==> flow/design.v <==
module alu_top (
    input             clk,
    input      [15:0] a,
    input      [15:0] b,
    input      [2:0]  opcode,
    input      [1:0]  mode,
    output reg [31:0] result,
    output reg        eq
);
    reg [15:0] a_q;
    reg [15:0] b_q;
    reg [2:0]  opcode_q;
    reg [1:0]  mode_q;
    wire [31:0] alu_out;
    wire        alu_eq;
    ALU u_alu (.a(a_q), .b(b_q), .opcode(opcode_q), .mode(mode_q),
               .outALU(alu_out), .eq(alu_eq));
    always @(posedge clk) begin
        a_q      <= a;
        b_q      <= b;
        opcode_q <= opcode;
        mode_q   <= mode;
        result   <= alu_out;
        eq       <= alu_eq;
    end
endmodule

`timescale 1ns / 1ps
module logic_unit(a,b,opcode,outlu,eq);
input [15:0] a;
input [15:0] b;
input [2:0] opcode;
output [31:0] outlu;
output eq;
reg [31:0] outlu;
reg eq;
always@(a,b,opcode)
begin
	case(opcode)
	3'b000: outlu = {16'h0000, (a & b)};
	3'b001: outlu = {16'h0000, (a | b)};
	3'b010: outlu = {16'h0000, (a ^ b)};
	3'b011: outlu = {16'h0000, (~ a)};	
	default outlu = 32'h00000000;
	endcase
end
always@(a,b)
begin
	if( a == b) begin
	eq = 1;
	end
	else begin
	eq = 0;
	end
end
endmodule
`timescale 1ns / 1ps
module arith(a,b,opcode,outau);
input [15:0] a;
input [15:0] b;
input [2:0] opcode;
output [31:0] outau;
reg [31:0] outau;
always@(a,b,opcode)
begin
	case(opcode)
	3'b000: outau = {16'h0000, a + b};
	3'b001: outau = a * b;
	3'b010: if (a > b) begin
		outau = a - b;
		end
		else begin
		outau = b - a;
		end
	3'b011: if (a > b) begin
		outau = (b == 16'h0000) ? 32'hFFFFFFFF : a / b;
		end
		else begin
		outau = (a == 16'h0000) ? 32'hFFFFFFFF : b / a;
		end
	3'b100: outau = a + 1;
	3'b101: outau = a - 1;
	default outau = 32'h00000000;
	endcase
end
endmodule
`timescale 1ns / 1ps
module crypto(a,opcode,outcu);
input [15:0] a;
input [2:0] opcode;
output reg [31:0] outcu;
integer i;
always@(a,opcode)
begin
	outcu = 32'h00000000;
	case(opcode)
    3'b000: outcu = (a>>1) ^ a;
    3'b001: begin
        for (i=0; i<16; i=i+1) begin
        outcu[i] = ^(a>>i);  
    end
    end
	default outcu = 32'h00000000;
	endcase
end   
endmodule
`timescale 1ns / 1ps
module ALU( a, b, opcode, mode, outALU, eq);
input [15:0] a;
input [15:0] b;
input [2:0] opcode;
input [1:0] mode;
output [31:0] outALU;
output  eq;
reg [31:0] outALU;
reg eq;
wire [31:0] outau;
wire [31:0] outlu;
wire [31:0] outcu;
wire teq;
arith a1 (.a(a), .b(b), .opcode(opcode), .outau(outau));
logic_unit l1 (.a(a), .b(b), .opcode(opcode), .outlu(outlu), .eq(teq));
crypto d1 (.a(a),.opcode(opcode), .outcu(outcu));
always@(*)
begin
	if(mode == 2'b00) begin
	outALU = outlu;
	end
	else if (mode == 2'b01) begin
	outALU = outau;
	end
	else if (mode == 2'b10) begin
	outALU = outcu;
	end
	else begin
	outALU = 32'h00000000;
	end
	eq = teq;
end
endmodule
Settings: LEC_CHECK=0, ABC_AREA=1, CAP_MARGIN=15, CORE_MARGIN=2, CORE_UTILIZATION=68, CTS_CLUSTER_DIAMETER=351, MAX_ROUTING_LAYER=met4, SETUP_SLACK_MARGIN=0.66, SLEW_MARGIN=20, TNS_END_PERCENT=5; clock period 72.0 ns.
run.sh (not shown) runs the stock make flow with config.mk's settings and CLKGATE_MAP_FILE=.
The baseline ran to the end with violations: setup timing.
Rerun with:
ABC_AREA = default   (was 1)
CAP_MARGIN = 20   (was 15)
CORE_UTILIZATION = 69   (was 68)
CTS_CLUSTER_DIAMETER = default   (was 351)
MAX_ROUTING_LAYER = default   (was met4)
SETUP_SLACK_MARGIN = default   (was 0.66)
TNS_END_PERCENT = default   (was 5)
clock period = 54.7 ns   (was 72.0 ns; I/O delays follow)
- With this change the flow stopped in clock tree synthesis (4_1_cts), error DPL-0038
- area after synthesis drops by 5.4%
- synthesized cell count drops by 16%
- die area drops by 6.6%
Rerun with:
CORE_UTILIZATION = 26   (was 69)
clock period = 87.1 ns   (was 54.7 ns; I/O delays follow)
The new run finished clean. Synthesized area is unchanged. Synthesized cell count does not change. Die size came out higher to 2.6 times its value.

========
Setup of wip/garnet:
RTL: the design.v shown in full above, as it stands there.
clock: 90.0 ns
lec_check: 0
cap_margin: 20
core_margin: 6
core_utilization: 40
cts_cluster_diameter: 388
cts_cluster_size: 100
place_density: 0.75
setup_slack_margin: -2.0
slew_margin: 20
tns_end_percent: 20
Relative to wip/garnet, the following input files were edited for wip/fjord:
Settings: CTS_CLUSTER_DIAMETER changed from 388 to 333; CORE_UTILIZATION changed from 40 to 31; CELL_PAD_IN_SITES_GLOBAL_PLACEMENT newly set to 0; CORE_MARGIN changed from 6 to 5; PLACE_DENSITY changed from 0.75 to 0.81; MIN_ROUTING_LAYER newly set to met2; HOLD_SLACK_MARGIN newly set to -0.05; CTS_CLUSTER_SIZE changed from 100 to 42; CELL_PAD_IN_SITES_DETAIL_PLACEMENT newly set to 2; TNS_END_PERCENT changed from 20 to 30; ABC_AREA newly set to 0; CORE_ASPECT_RATIO newly set to 1.76; SETUP_SLACK_MARGIN removed (was -2.0); GPL_ROUTABILITY_DRIVEN newly set to 1.
Results
- The final reports for wip/fjord and wip/garnet show count of buffers added by post-CTS timing repair for setup higher in the former.
- From wip/garnet to wip/fjord, count of library flops with an enable pin did not move at all.
- On vertical extent of the die: wip/fjord sits above wip/garnet.
- Area of the core region was higher in the run labelled wip/fjord.
- What ended wip/fjord was a tool error in 5_1_grt; the run never finished.
- No stage failed in wip/garnet, and the final checks on the layout all came back clean.
diff inputs: wip/fjord => wip/yarrow
Settings: CORE_ASPECT_RATIO removed (was 1.76); CELL_PAD_IN_SITES_GLOBAL_PLACEMENT removed (was 0); GPL_ROUTABILITY_DRIVEN removed (was 1); ABC_AREA changed from 0 to 1; CORE_MARGIN changed from 5 to 6; HOLD_SLACK_MARGIN removed (was -0.05); TNS_END_PERCENT changed from 30 to 20; CORE_UTILIZATION changed from 31 to 40; CELL_PAD_IN_SITES_DETAIL_PLACEMENT removed (was 2); PLACE_DENSITY changed from 0.81 to 0.41; CTS_CLUSTER_DIAMETER changed from 333 to 388; MIN_ROUTING_LAYER removed (was met2); CTS_CLUSTER_SIZE changed from 42 to 98.
wip/yarrow: flow completed, timing, DRC and antenna clean
From wip/fjord to wip/yarrow the numbers moved as follows: simple-gate portion of the synthesized area went up; die area went down.
Taking wip/yarrow over wip/fjord, the total instance count after detailed placement ratio works out to 1.09.
Looking at total standard cell area after synthesis across both flows, wip/yarrow is the weaker of the two, with wip/fjord ahead.
### wip/yarrow -> wip/onyx
Settings: removing CTS_CLUSTER_SIZE (formerly 98); removing TNS_END_PERCENT (formerly 20); removing CTS_CLUSTER_DIAMETER (formerly 388); changing CORE_MARGIN from 6 to 5; setting CELL_PAD_IN_SITES_GLOBAL_PLACEMENT to 2 for the first time; setting CELL_PAD_IN_SITES_DETAIL_PLACEMENT to 2 for the first time; removing PLACE_DENSITY (formerly 0.41).
Notes after the runs:
| final critical delay including setup and external delays | higher: wip/onyx |. From wip/yarrow to wip/onyx the numbers moved as follows: final weighted congestion of routability-driven global placement increased by 3.2% relative to the old numbers; number of post-CTS setup repair buffers increased by 13 relative to the old numbers.
[inputs] wip/delta vs wip/onyx
Settings: CORE_ASPECT_RATIO now 1.76, previously not set; GPL_ROUTABILITY_DRIVEN now 0, previously not set; CORE_UTILIZATION now 31, was 40; CTS_CLUSTER_SIZE now 42, previously not set; PLACE_DENSITY now 0.81, previously not set; SLEW_MARGIN now 0, was 20.
Findings:
- Nothing crashed in wip/delta and all stages finished; the problem is that the final layout failed, the offending checks being capacitance limit, slew limit.
- Every stage of the flow completed for wip/onyx, and the final layout passed the timing, DRC and antenna checks.
- The worst-path cell with the longest stage delay comes out sky130_fd_sc_hd__ha_1 in one run and sky130_fd_sc_hd__o21ai_0 in the other, namely in wip/onyx and wip/delta respectively.
- wip/delta and wip/onyx ended up with nearly the same fraction of area in non-clock buffers.
- wip/delta gives less path length in cells of the critical path than wip/onyx did.
- Status: sequential cell area share parity (wip/onyx, wip/delta)
- The higher die area came out of wip/delta.
- wip/delta vs wip/onyx — floorplan die height rose 49%.
- Lower synthesis-to-layout area growth among wip/delta and wip/onyx: wip/onyx
The inputs of wip/raven differ from those of wip/delta as listed below.
Settings: GPL_ROUTABILITY_DRIVEN removed (was 0); PLACE_DENSITY removed (was 0.81); CORE_ASPECT_RATIO removed (was 1.76); CORE_UTILIZATION changed from 31 to 71; CORE_MARGIN changed from 5 to 2; SLEW_MARGIN changed from 0 to 20; CELL_PAD_IN_SITES_GLOBAL_PLACEMENT removed (was 2); CELL_PAD_IN_SITES_DETAIL_PLACEMENT removed (was 2); CTS_CLUSTER_SIZE removed (was 42); the clock period (ns, I/O delays scaled along) changed from 90.0 to 113.0.
wip/raven: done, clean on timing, DRC and antenna. wip/raven: pin count of the biggest net entering global routing about 90% above wip/delta. First element of the critical path: b_q[10] -> wip/delta, a_q[1] -> wip/raven. wip/delta → wip/raven: number of cells on the worst reg-to-reg path held steady; row count moved down. wip/raven vs. wip/delta: number of nets in the finished design decreased by 238 relative to the old numbers, global routing usage on met2 now sits higher, final period utilization decreased 5.8 points, global-route usage rose by 12 points. Diff wip/raven..wip/delta | count of flip-flops with a built-in enable after synthesis | unchanged.

========
Starts from the design.v that is shown in full above.
Settings: LEC_CHECK=0, ABC_AREA=1, CAP_MARGIN=0, CORE_MARGIN=4, CORE_UTILIZATION=72, CTS_CLUSTER_DIAMETER=362, HOLD_SLACK_MARGIN=0.3, SETUP_SLACK_MARGIN=1.22, SLEW_MARGIN=40, TNS_END_PERCENT=85; clock period 15.7 ns.
The baseline never finished: it broke off in 3_5_place_dp on DPL-0033.
Edit:
Settings changed: ABC_AREA 1 to unset, CAP_MARGIN 0 to 20, CORE_MARGIN 4 to 2, CORE_UTILIZATION 72 to 64, CTS_CLUSTER_DIAMETER 362 to unset, HOLD_SLACK_MARGIN 0.3 to unset, SETUP_SLACK_MARGIN 1.22 to unset, SLEW_MARGIN 40 to 20, TNS_END_PERCENT 85 to unset.
Clock period 15.7 ns to 73.8 ns, I/O delays scaled along.
What happened:
- Now the flow failed in 5_1_grt (GRT-0116)
- synthesized cell count goes down by 16%
- die area goes up by 2.8%
- area after synthesis goes down by 5.4%
Edit:
Settings changed: CORE_UTILIZATION 64 to 72, PLACE_DENSITY set to 0.65.
Clock period 73.8 ns to 77.7 ns, I/O delays scaled along.
The new run never finished: it broke off in 4_1_cts (DPL-0038); die area went down by roughly a tenth; synthesized cell count stays the same; synthesized area is unchanged.
Edit:
Settings changed: CORE_UTILIZATION 72 to 40, PLACE_DENSITY 0.65 to unset.
Clock period 77.7 ns to 90.0 ns, I/O delays scaled along.
The changed run ran to the end with no violations. Synthesized area stays the same. Die area is higher by 78%. Synthesized cell count does not change.

========
Setup of v11:
// alu_top: RTL as listed in full above, without the edits since
clock: 90.0 ns
lec_check: 0
abc_area: 1
cap_margin: 20
core_margin: 6
core_utilization: 61
cts_cluster_diameter: 333
cts_cluster_size: 100
place_density: 0.75
setup_slack_margin: -2.0
slew_margin: 20
tns_end_percent: 20
[inputs] v3 vs v11
Settings: MAX_ROUTING_LAYER now met4, previously not set; SLEW_MARGIN now 35, was 20; HOLD_SLACK_MARGIN now 0.23, previously not set; GPL_ROUTABILITY_DRIVEN now 1, previously not set; PLACE_DENSITY no longer set, was 0.75; CORE_MARGIN now 5, was 6; CELL_PAD_IN_SITES_DETAIL_PLACEMENT now 2, previously not set; CORE_UTILIZATION now 16, was 61; SETUP_SLACK_MARGIN no longer set, was -2.0; CAP_MARGIN now 0, was 20; CTS_CLUSTER_SIZE now 60, was 100; ABC_AREA no longer set, was 1; CTS_CLUSTER_DIAMETER now 339, was 333; TNS_END_PERCENT now 45, was 20; GPL_TIMING_DRIVEN now 0, previously not set.
[summary]
v3 got as far as global routing, where a tool error ended the run.
The cell total in the yosys stat output reported for v3 is smaller than that of v11 by about 16%.
Going from v11 to v3, synthesized cell count shrank by more than 10%.
Sequential share of the synthesized area ended up 0.21 points higher on v3 than on v11.
Compared with v11, in v3 initial core utilization lost 46 points, post-synthesis mux area share moved up, xor and xnor area share after synthesis down 1.0 points, die span in x went up.
## Diff of input files: v59 against v3
Settings: CTS_CLUSTER_SIZE removed (was 60); CORE_UTILIZATION changed from 16 to 58; TNS_END_PERCENT removed (was 45); MAX_ROUTING_LAYER removed (was met4); GPL_ROUTABILITY_DRIVEN removed (was 1); HOLD_SLACK_MARGIN removed (was 0.23); SLEW_MARGIN changed from 35 to 20; CAP_MARGIN changed from 0 to 20; CELL_PAD_IN_SITES_DETAIL_PLACEMENT removed (was 2); CTS_CLUSTER_DIAMETER removed (was 339); CORE_MARGIN changed from 5 to 2; GPL_TIMING_DRIVEN removed (was 0); the clock period (ns, I/O delays scaled along) changed from 90.0 to 73.8.
Results
v59 did not finish; a tool error ended it in global routing. As far as xor-xnor portion of the synthesized cell area is concerned, v59 and v3 perform about the same. From v59 to v3, maximum buffer depth of the clock tree did not move at all. In terms of portion of the post-synthesis area used by sequential elements, v59 and v3 differ only marginally. v59 vs v3 on width of the die: v59 is the lower one. Summary: with v3 as the reference, post-CTS setup-driven buffer insertion count in v59 moved down by more than half. v59 vs v3: routability congestion estimate up by a few percent. Compared with v3, in v59 number of resized instances in the post-cts repair step went down; chip area went down.
The following lists how v43 was set up differently from v59:
Settings: CORE_UTILIZATION: 58 -> 40; the clock period (ns, I/O delays scaled along): 73.8 -> 87.1.
Notes after the runs:
- The remaining runs in v59 and v43 completed every stage, whereas v59 halted early.
- Taking v59 as 1.0, v43 lands at 1.4 on die area.
- v43 -> v59: area after synthesis delta 0, exact match
- [compare] base=v59 new=v43: standard-cell row count higher; placer's final routability congestion estimate lower.
- [compare] base=v59 new=v43: number of placed instances with taps included dropped about 11%, buffers inserted during post-CTS setup optimization dropped 214.
The inputs of v38 differ from those of v43 as listed below.
Settings: CELL_PAD_IN_SITES_DETAIL_PLACEMENT newly set to 2; SETUP_SLACK_MARGIN newly set to 5.0; TNS_END_PERCENT newly set to 45; the clock period (ns, I/O delays scaled along) changed from 87.1 to 90.0.
==> results <==
The flow ended early for v38: it failed with a tool error in clock tree synthesis.
Compared with v43, in v38 number of placed instances, taps included now smaller; share of cell area taken by muxes after synthesis has remained practically unchanged; last weighted congestion value of the routability-driven placer up 0.026; post-synth design cell area did not really move; synthesis-stage register bit count roughly the same.
Changes observed in v38 relative to v43: cell area after placement dropped 0.42%, post-DP HPWL climbed about 66%.
Modified inputs, v2 compared to v38
Settings: setting CTS_CLUSTER_SIZE to 100 for the first time; changing CORE_MARGIN from 2 to 6; setting ABC_AREA to 1 for the first time; removing CELL_PAD_IN_SITES_DETAIL_PLACEMENT (formerly 2); changing TNS_END_PERCENT from 45 to 20; changing CORE_UTILIZATION from 40 to 18; setting PLACE_DENSITY to 0.75 for the first time; changing SETUP_SLACK_MARGIN from 5.0 to -2.0; setting CTS_CLUSTER_DIAMETER to 369 for the first time.
[summary]
- v38 and v2: one clean run, v2; the rest did not finish clean.
- clock tree synthesis: v38 exited with error
- For instance tally after logic synthesis, dividing the value from v2 by the value from v38 gives 1.19.
- Compared with v38, v2 shows x dimension of the die that has gone up by more than half.
- Going from v38 to v2, adder-cell area share of the yosys netlist shrinks by 1.7 points.
- Looking only at floorplan core area, and setting everything else aside, the higher value of v38 and v2 goes to v2.

========
Setup of v57:
RTL: the design.v shown in full above, as it stands there.
clock: 83.8 ns
lec_check: 0
cap_margin: 20
core_margin: 2
core_utilization: 72
cts_cluster_diameter: 363
cts_cluster_size: 33
max_routing_layer: met4
slew_margin: 20
v57 did not run to completion, as it errored out during global routing.
Changes in v12 relative to v57:
- a deleted CTS_CLUSTER_SIZE that had been 33
- a change of CORE_UTILIZATION from 72 to 70
## What came out
- Delta (v12 minus v57): worst-case setup slack after placement has decreased; count of buffers inserted at the top-level ports has remained practically unchanged; starting utilization of the core area lost 1.9 points.
- What the final checks of v12 revealed, after a flow that finished every stage, was a layout that fails on negative setup slack.
- Relative to v57, v12 degrades half-perimeter wire length after placement.
- Lower total placed instance area goes to v57 over v12.
- Compared with v57, floorplan die width in v12 increased slightly.
- Die size: v12 exceeds v57
- v12 vs v57 on total setup buffers inserted after CTS: v12 is the higher one.
For v15, these inputs were changed with respect to v12:
- setting CTS_CLUSTER_SIZE to 41 for the first time
- changing CORE_UTILIZATION from 70 to 72
Notes after the runs:
- Die area: v15 better than v12
- Core outline area sits lower in v15 than in v12.
- CTS buffer count across v12 and v15: no real change.
- No final results exist for v15, since it was stopped by error ODB-0269 during global routing.
- In the metrics for v12 and v15, the one carrying the lower share of the core filled by cells before placement is v12.
- Changes observed in v15 relative to v12: post-placement setup slack now sits higher; post-synth tally of flip-flops with integrated enable about even.
- Summary: with v12 as the reference, post-cts sizing count in v15 moved up by a few percent.
- v15: number of setup buffers added after CTS lower than v12
- Of v12 and v15, v12 shows the higher total cell area at the placement stage, with v15 below it.
- Comparing v15 against v12, there is no change at all in cell count in the Yosys report.
- In the reports for v12 and v15, the larger width of the die belongs to v12.
Inputs modified between v15 and v31:
- TNS_END_PERCENT: unset -> 5
- CORE_UTILIZATION: 72 -> 57
- CTS_CLUSTER_SIZE: 41 -> unset
- CTS_CLUSTER_DIAMETER: 363 -> unset
- MAX_ROUTING_LAYER: met4 -> unset
- the clock period (ns, I/O delays scaled along): 83.8 -> 73.8
### Flow results
- [flow] v31 | stages: complete | final checks: fail | reason: negative setup slack
- Relative to v15, the cell area reported after detailed placement measured on v31 has increased by more than 10%.
- v31: post-CTS setup buffer count 460% above v15
- Relative to v15, the half-perimeter wire length after detailed placement of v31 is higher by about 15%.
- Total core area, v15 and v31, lower one = v15.
- Reported for v15 and v31, area reported by Yosys stat turned out identical to the last digit.
- Going from v15 to v31, die size saw an increase, core utilization before placement went down by 15 points.
Setup changes, v31 to v44
- setting CTS_CLUSTER_DIAMETER to 339 for the first time
- setting ABC_AREA to 0 for the first time
- setting CTS_CLUSTER_SIZE to 32 for the first time
- setting SETUP_SLACK_MARGIN to 0.66 for the first time
- setting MAX_ROUTING_LAYER to met4 for the first time
- changing CAP_MARGIN from 20 to 15
- changing CORE_UTILIZATION from 57 to 72
==> results <==
v31 and v44: no clean run
clock tree synthesis: v44 exited with error
v31: all stages done; final checks FAILED (negative setup slack).
Diff v31 -> v44: fraction of synthesized area in multiplexers roughly the same, chip width lower, area of the placeable core lower, effective utilization at floorplan higher.
Compared with v31, v44 degrades post-place setup slack.
Measured against each other, v31 and v44 differ in post-detailed-placement half-perimeter wirelength, the higher figure coming from v44.
Comparing v31 against v44, there is no change at all in total cell area reported by yosys after synthesis.
Cmp v31 and v44 / chip footprint / higher: v31
v44 vs. v31: average cell area after synthesis roughly the same, die extent in y dropped 11%.
Compared v44 vs v31, and number of cells after detailed placement is down in v44.
[inputs] v58 vs v44
- changing CORE_UTILIZATION from 72 to 69
- removing CTS_CLUSTER_SIZE (formerly 32)
- changing ABC_AREA from 0 to 1
## What came out
The flow for v58 finished, though final verification flagged negative setup slack. Higher Yosys chip area among v44 and v58: v58. [compare] base=v44 new=v58: number of unique standard cell types used by synthesis down 22%; synthesized area up 5.7%; mux share of post-synthesis cell area down 4.3 points; post-synthesis cell count up about 20%; and-or/or-and share of the synthesized area down 11 points. v58 vs v44, total instance count after detailed placement went up by 124. v58 reports its main logic family after synthesis as simple AND/OR/NAND/NOR gates while v44 reports adder cells. Comparing v44 and v58, chip width is higher on v58.
